==> inputs of trial 98 <==
// LMFE
module LMFE ( clk, reset, Din, in_en, busy, out_valid, Dout, mem_cen, mem_wen, mem_addr, mem_d, mem_q);
Settings: LEC_CHECK=0, ABC_AREA=1, CAP_MARGIN=10, CELL_PAD_IN_SITES_GLOBAL_PLACEMENT=0, CORE_ASPECT_RATIO=1.06, CORE_MARGIN=2, CORE_UTILIZATION=64, CTS_CLUSTER_SIZE=71, GPL_TIMING_DRIVEN=1, MIN_ROUTING_LAYER=met1, PLACE_DENSITY_LB_ADDON=0.06, SETUP_SLACK_MARGIN=0.01, SLEW_MARGIN=20, TNS_END_PERCENT=85; clock period 2.03 ns.
run.sh (not shown) runs the stock make flow with config.mk's settings and CLKGATE_MAP_FILE=.
==> trial 59 (differences from trial 98) <==
- ABC_AREA: 1 -> not set
- CAP_MARGIN: 10 -> 20
- CELL_PAD_IN_SITES_GLOBAL_PLACEMENT: 0 -> not set
- CORE_ASPECT_RATIO: 1.06 -> not set
- CORE_UTILIZATION: 64 -> 68
- CTS_CLUSTER_SIZE: 71 -> 45
- GPL_TIMING_DRIVEN: 1 -> not set
- MIN_ROUTING_LAYER: met1 -> not set
- PLACE_DENSITY_LB_ADDON: 0.06 -> not set
- SETUP_SLACK_MARGIN: 0.01 -> not set
- TNS_END_PERCENT: 85 -> not set
==> flow/constraint.sdc (replaced) <==
create_clock -name core_clock -period 4.88 [get_ports {clk}]
set_input_delay 0.9760 -clock core_clock [delete_from_list [all_inputs] [get_ports {clk}]]
set_output_delay 0.9760 -clock core_clock [all_outputs]
set_load 0.01 [all_outputs]
==> run_summary.xml <==
<?xml version="1.0" encoding="UTF-8"?>
<metrics>
  <group name="placed_design">
    <metric name="place_ws" unit="ns">1.164</metric>
    <metric name="dpl.cell_count" unit="">4961</metric>
  </group>
  <group name="synth">
    <metric name="yosys-mux-area-fraction" unit="%">9.612</metric>
    <metric name="ys_cells" unit="">4313</metric>
    <metric name="synthMostInstantiatedCell" unit="">sky130_fd_sc_hd__ha_1</metric>
    <metric name="post_synthesis_share_of_cell_area_spent_on_full_adders_half_adders_and_majority_gates" unit="%">13.68</metric>
    <metric name="area_fraction_in_and_or_nand_and_nor_cells" unit="%">13.61</metric>
    <metric name="topCellsByArea" unit="">sky130_fd_sc_hd__dfrtp_1 (17%), sky130_fd_sc_hd__dfstp_2 (16%), sky130_fd_sc_hd__ha_1 (14%), sky130_fd_sc_hd__mux2i_1 (8.1%), sky130_fd_sc_hd__o21ai_0 (5.0%)</metric>
    <metric name="synthAoiAreaFrac" unit="%">23.25</metric>
    <metric name="post_synth_num_cell_types" unit="">77</metric>
  </group>
  <group name="die">
    <metric name="coreArea" unit="µm²">55090</metric>
  </group>
  <group name="cts">
    <metric name="numCtsBuffers" unit="">55</metric>
    <metric name="postCtsSetupBuffers" unit="">0</metric>
  </group>
  <group name="outcome">
    <metric name="outcome" unit="">timing/DRC/antenna clean</metric>
  </group>
</metrics>
[end of results for trial 59]
==> run_summary.xml <==
<?xml version="1.0" encoding="UTF-8"?>
<metrics>
  <group name="outcome">
    <metric name="outcome" unit="">did not finish</metric>
    <metric name="outcome.stop_stage" unit="">5_1_grt</metric>
    <metric name="error_line" unit="">[ERROR DPL-0038] Utilization greater than 100%, impossible to legalize</metric>
  </group>
  <group name="synth">
    <metric name="synthMostInstantiatedCell" unit="">sky130_fd_sc_hd__o21ai_0</metric>
    <metric name="yosys-mux-area-fraction" unit="%">0.05659</metric>
    <metric name="area_fraction_in_and_or_nand_and_nor_cells" unit="%">13.74</metric>
  </group>
  <group name="placed_design">
    <metric name="place_ws" unit="ns">-1.005</metric>
  </group>
  <group name="cts">
    <metric name="postCtsSetupBuffers" unit="">139</metric>
    <metric name="numCtsBuffers" unit="">56</metric>
  </group>
</metrics>
[end of results for trial 98]

* * *

==> exp/nickel: inputs <==
Starting RTL as in the previous note.
clock: 3.47 ns
lec_check: 0
cap_margin: 10
cell_pad_in_sites_global_placement: 1
core_aspect_ratio: 1.06
core_margin: 2
core_utilization: 59
cts_cluster_size: 81
gpl_timing_driven: 1
hold_slack_margin: -0.06
min_routing_layer: met1
place_density: 0.62
slew_margin: 20
==> exp/xenon (differences from exp/nickel) <==
- ABC_AREA: unset -> 1
- CAP_MARGIN: 10 -> 20
- CELL_PAD_IN_SITES_GLOBAL_PLACEMENT: 1 -> unset
- CORE_ASPECT_RATIO: 1.06 -> unset
- CORE_UTILIZATION: 59 -> 72
- CTS_CLUSTER_SIZE: 81 -> unset
- GPL_TIMING_DRIVEN: 1 -> unset
- HOLD_SLACK_MARGIN: -0.06 -> unset
- MIN_ROUTING_LAYER: met1 -> unset
- PLACE_DENSITY: 0.62 -> unset
==> flow/constraint.sdc (replaced) <==
create_clock -name core_clock -period 5.38 [get_ports {clk}]
set_input_delay 1.0760 -clock core_clock [delete_from_list [all_inputs] [get_ports {clk}]]
set_output_delay 1.0760 -clock core_clock [all_outputs]
set_load 0.01 [all_outputs]
==> exp/indigo (differences from exp/nickel) <==
- ABC_AREA: unset -> 1
- CAP_MARGIN: 10 -> 15
- CELL_PAD_IN_SITES_GLOBAL_PLACEMENT: 1 -> unset
- CORE_ASPECT_RATIO: 1.06 -> unset
- CORE_UTILIZATION: 59 -> 70
- CTS_CLUSTER_DIAMETER: unset -> 363
- CTS_CLUSTER_SIZE: 81 -> unset
- GPL_TIMING_DRIVEN: 1 -> unset
- HOLD_SLACK_MARGIN: -0.06 -> unset
- MIN_ROUTING_LAYER: met1 -> unset
- PLACE_DENSITY: 0.62 -> unset
==> flow/constraint.sdc (replaced) <==
create_clock -name core_clock -period 2.7 [get_ports {clk}]
set_input_delay 0.5400 -clock core_clock [delete_from_list [all_inputs] [get_ports {clk}]]
set_output_delay 0.5400 -clock core_clock [all_outputs]
set_load 0.01 [all_outputs]
==> exp/ember (differences from exp/nickel) <==
- CAP_MARGIN: 10 -> 20
- CORE_ASPECT_RATIO: 1.06 -> unset
- CORE_MARGIN: 2 -> 10
- CORE_UTILIZATION: 59 -> 40
- CTS_CLUSTER_SIZE: 81 -> 51
- GPL_ROUTABILITY_DRIVEN: unset -> 0
- GPL_TIMING_DRIVEN: 1 -> unset
- MAX_ROUTING_LAYER: unset -> met4
- MIN_ROUTING_LAYER: met1 -> unset
- PLACE_DENSITY: 0.62 -> unset
- TNS_END_PERCENT: unset -> 60
==> flow/constraint.sdc (replaced) <==
create_clock -name core_clock -period 6.0 [get_ports {clk}]
set_input_delay 1.2000 -clock core_clock [delete_from_list [all_inputs] [get_ports {clk}]]
set_output_delay 1.2000 -clock core_clock [all_outputs]
set_load 0.01 [all_outputs]
==> notes <==
The lowest clock skew belongs to exp/nickel, the highest to exp/ember. exp/ember completed with no timing, DRC or antenna violations. exp/indigo did not get past global routing (5_1_grt). exp/nickel went through all stages and came out clean. exp/xenon ran to the end with no violations. Via count: exp/ember < exp/nickel < exp/xenon. Count of clock-buffer cells in the layout, lowest first: exp/nickel, exp/xenon, exp/ember. Core utilization: exp/ember is lower than exp/xenon (33 points). Final cell count: exp/nickel < exp/ember < exp/xenon. Of exp/ember and exp/xenon, exp/ember has the higher worst setup slack (gap 500 ps). Against exp/nickel, the synthesized cell count of exp/indigo is higher by about 18%.
